== cedar ==
// project_euler_17
module project_euler_17(
  input clk,
  input reset,
  output reg [3:0] ones_digit,
  output reg [3:0] tens_digit,
  output reg [3:0] hundreds_digit,
  output reg [15:0] letter_count,
  output reg done
);
Settings: LEC_CHECK=0, CAP_MARGIN=35, CELL_PAD_IN_SITES_DETAIL_PLACEMENT=0, CORE_ASPECT_RATIO=0.5, CORE_MARGIN=9, CORE_UTILIZATION=64, CTS_CLUSTER_DIAMETER=105, GPL_ROUTABILITY_DRIVEN=1, HOLD_SLACK_MARGIN=0.07, MAX_ROUTING_LAYER=met5, PLACE_DENSITY_LB_ADDON=0.05, SLEW_MARGIN=0, TNS_END_PERCENT=25; clock period 9.58 ns.
run.sh (not shown) runs the stock make flow with config.mk's settings and CLKGATE_MAP_FILE=.
Inputs modified between cedar and pepper:
- clearing CTS_CLUSTER_DIAMETER, which used to be 105
- swapping 35 for 20 in CAP_MARGIN
- swapping 9 for 2 in CORE_MARGIN
--- outcome ---
- cedar → pepper: detailed-route wire length per cell shrank by about 3%, overall die height down about 21%, wire length of the first global-routing pass decreased by about 5% relative to the old numbers, cell area after layout shows a reduction of 0.30%, time the worst path needs with I/O delays and setup decreased 89 ps.
- pepper vs. cedar: via total after detailed routing shows a reduction of about 0.7%; average vias per placed instance shows a reduction of 1.4%; worst ir drop on vdd shows a reduction of about 4%; register fraction of the total cell area shows no meaningful change.
- Summary — overall global routing resource usage, pepper relative to cedar: higher, by 9.8 points.
For violet, these inputs were changed with respect to pepper:
- an added ABC_AREA of 1
- an added CTS_CLUSTER_DIAMETER of 28
- a deleted TNS_END_PERCENT that had been 25
- a change of CORE_ASPECT_RATIO from 0.5 to 1.03
- an added CTS_CLUSTER_SIZE of 36
- a change of CAP_MARGIN from 20 to 0
- a change of HOLD_SLACK_MARGIN from 0.07 to 0.03
- an added CELL_PAD_IN_SITES_GLOBAL_PLACEMENT of 2
- an added SETUP_SLACK_MARGIN of 1.6
- a change of CORE_UTILIZATION from 64 to 43
Notes after the runs:
Taking pepper as the reference point, the power density over the cells of violet falls by about 1.3%.
Re design area: violet and pepper aren't equal, and the higher value belongs to pepper.
Against pepper, violet reports a final cell count without fillers that is higher.


run 1:
project_euler_17 again, from the RTL that the note above started with.
==> flow/design.v (excerpt) <==
module project_euler_17(
  input clk,
  input reset,
  output reg [3:0] ones_digit,
  output reg [3:0] tens_digit,
  output reg [3:0] hundreds_digit,
  output reg [15:0] letter_count,
  output reg done
);
==> flow/config.mk <==
export PLATFORM = sky130hd
export DESIGN_NAME = project_euler_17
export DESIGN_NICKNAME = project_euler_17
export VERILOG_FILES = /design/flow/design.v
export SDC_FILE = /design/flow/constraint.sdc
export NUM_CORES = 4
export LEC_CHECK = 0
export CAP_MARGIN = 5
export CORE_MARGIN = 2
export CORE_UTILIZATION = 68
export CTS_CLUSTER_DIAMETER = 31
export CTS_CLUSTER_SIZE = 24
export SLEW_MARGIN = 20
==> flow/constraint.sdc <==
create_clock -name core_clock -period 5.57 [get_ports {clk}]
set_input_delay 1.1140 -clock core_clock [delete_from_list [all_inputs] [get_ports {clk}]]
set_output_delay 1.1140 -clock core_clock [all_outputs]
set_load 0.01 [all_outputs]
[flow] run 1 | stages: complete | final checks: fail | reason: negative setup slack
The following lists how run 2 was set up differently from run 1:
Settings: CTS_CLUSTER_DIAMETER: 31 -> unset; CORE_UTILIZATION: 68 -> 65; ABC_AREA: unset -> 1; CTS_CLUSTER_SIZE: 24 -> unset; CAP_MARGIN: 5 -> 20; the clock period (ns, I/O delays scaled along): 5.57 -> 6.35.
==> results <==
Summary of run 2 and run 1: one run falls short of a clean finish, namely run 1.
Layout checks on run 1: not met. Flow itself completed; violations: negative setup slack.
Cmp run 2 vs run 1: via count of the first global-routing pass lower in run 2
There was hardly any difference in worst clock skew on the final layout between run 1 and run 2.
Run 2 — flip-flop and latch share of the layout cell area 4.4 points higher, run 1 as reference
Looking at average via count per standard cell, run 2 sits about 30% below run 1.
Looking at total negative slack for setup checks across run 2 and run 1, the one that comes out higher is run 2.
Relative to run 2, the following input files were edited for run 3:
Settings: a deleted ABC_AREA that had been 1; an added CTS_CLUSTER_DIAMETER of 31; a change of the clock period (ns, I/O delays scaled along) from 6.35 to 5.57.
## What came out
From the logs: run 3 reached the end of the flow and failed the layout checks with negative setup slack.
[compare] base=run 2 new=run 3: count of buffers not belonging to the clock network in the layout picked up an extra about 130%, largest stage delay on the critical path held.
Cell count delta for run 3 relative to run 2: about 4% lower
Run 2 ended up with ones_digit[0]$_DFFE_PP0N_ as its start point of the critical path; run 3 ended up with ones_digit[2]$_DFFE_PP0N_.
Here is what was changed in the inputs of run 4 compared with run 3.
Settings: putting ABC_AREA at 1 where nothing was set; putting TNS_END_PERCENT at 15 where nothing was set; clearing CTS_CLUSTER_DIAMETER, which used to be 31; swapping 65 for 57 in CORE_UTILIZATION; swapping 5.57 for 3.88 in the clock period (ns, I/O delays scaled along).
### Flow results
In the summary table, run 4 is marked failed, with error GRT-0232 raised in global routing (5_1_grt).
The run showing the greater total cell area reported by yosys after synthesis is run 3.
Looking only at adder and majority gate portion of the synthesized area, and setting everything else aside, the lower value of run 4 and run 3 goes to run 3.
In the flow results for run 4 and run 3, the placed standard-cell area is smaller on run 3.
Compared with run 3, run 4 degrades worst-case setup slack after placement.
Post-synthesis simple-gate area fraction up 14 points in run 4 wrt run 3
Between run 4 and run 3, it is run 4 whose count of unique library cells instantiated by Yosys is lower, by about 50%.
Diff run 3 -> run 4 | synthesized area | down by a little under 10%
In run 4 the cell resize tally after clock tree synthesis turned out 20 higher than in run 3.
Power is estimated from default activity; no workload was simulated.
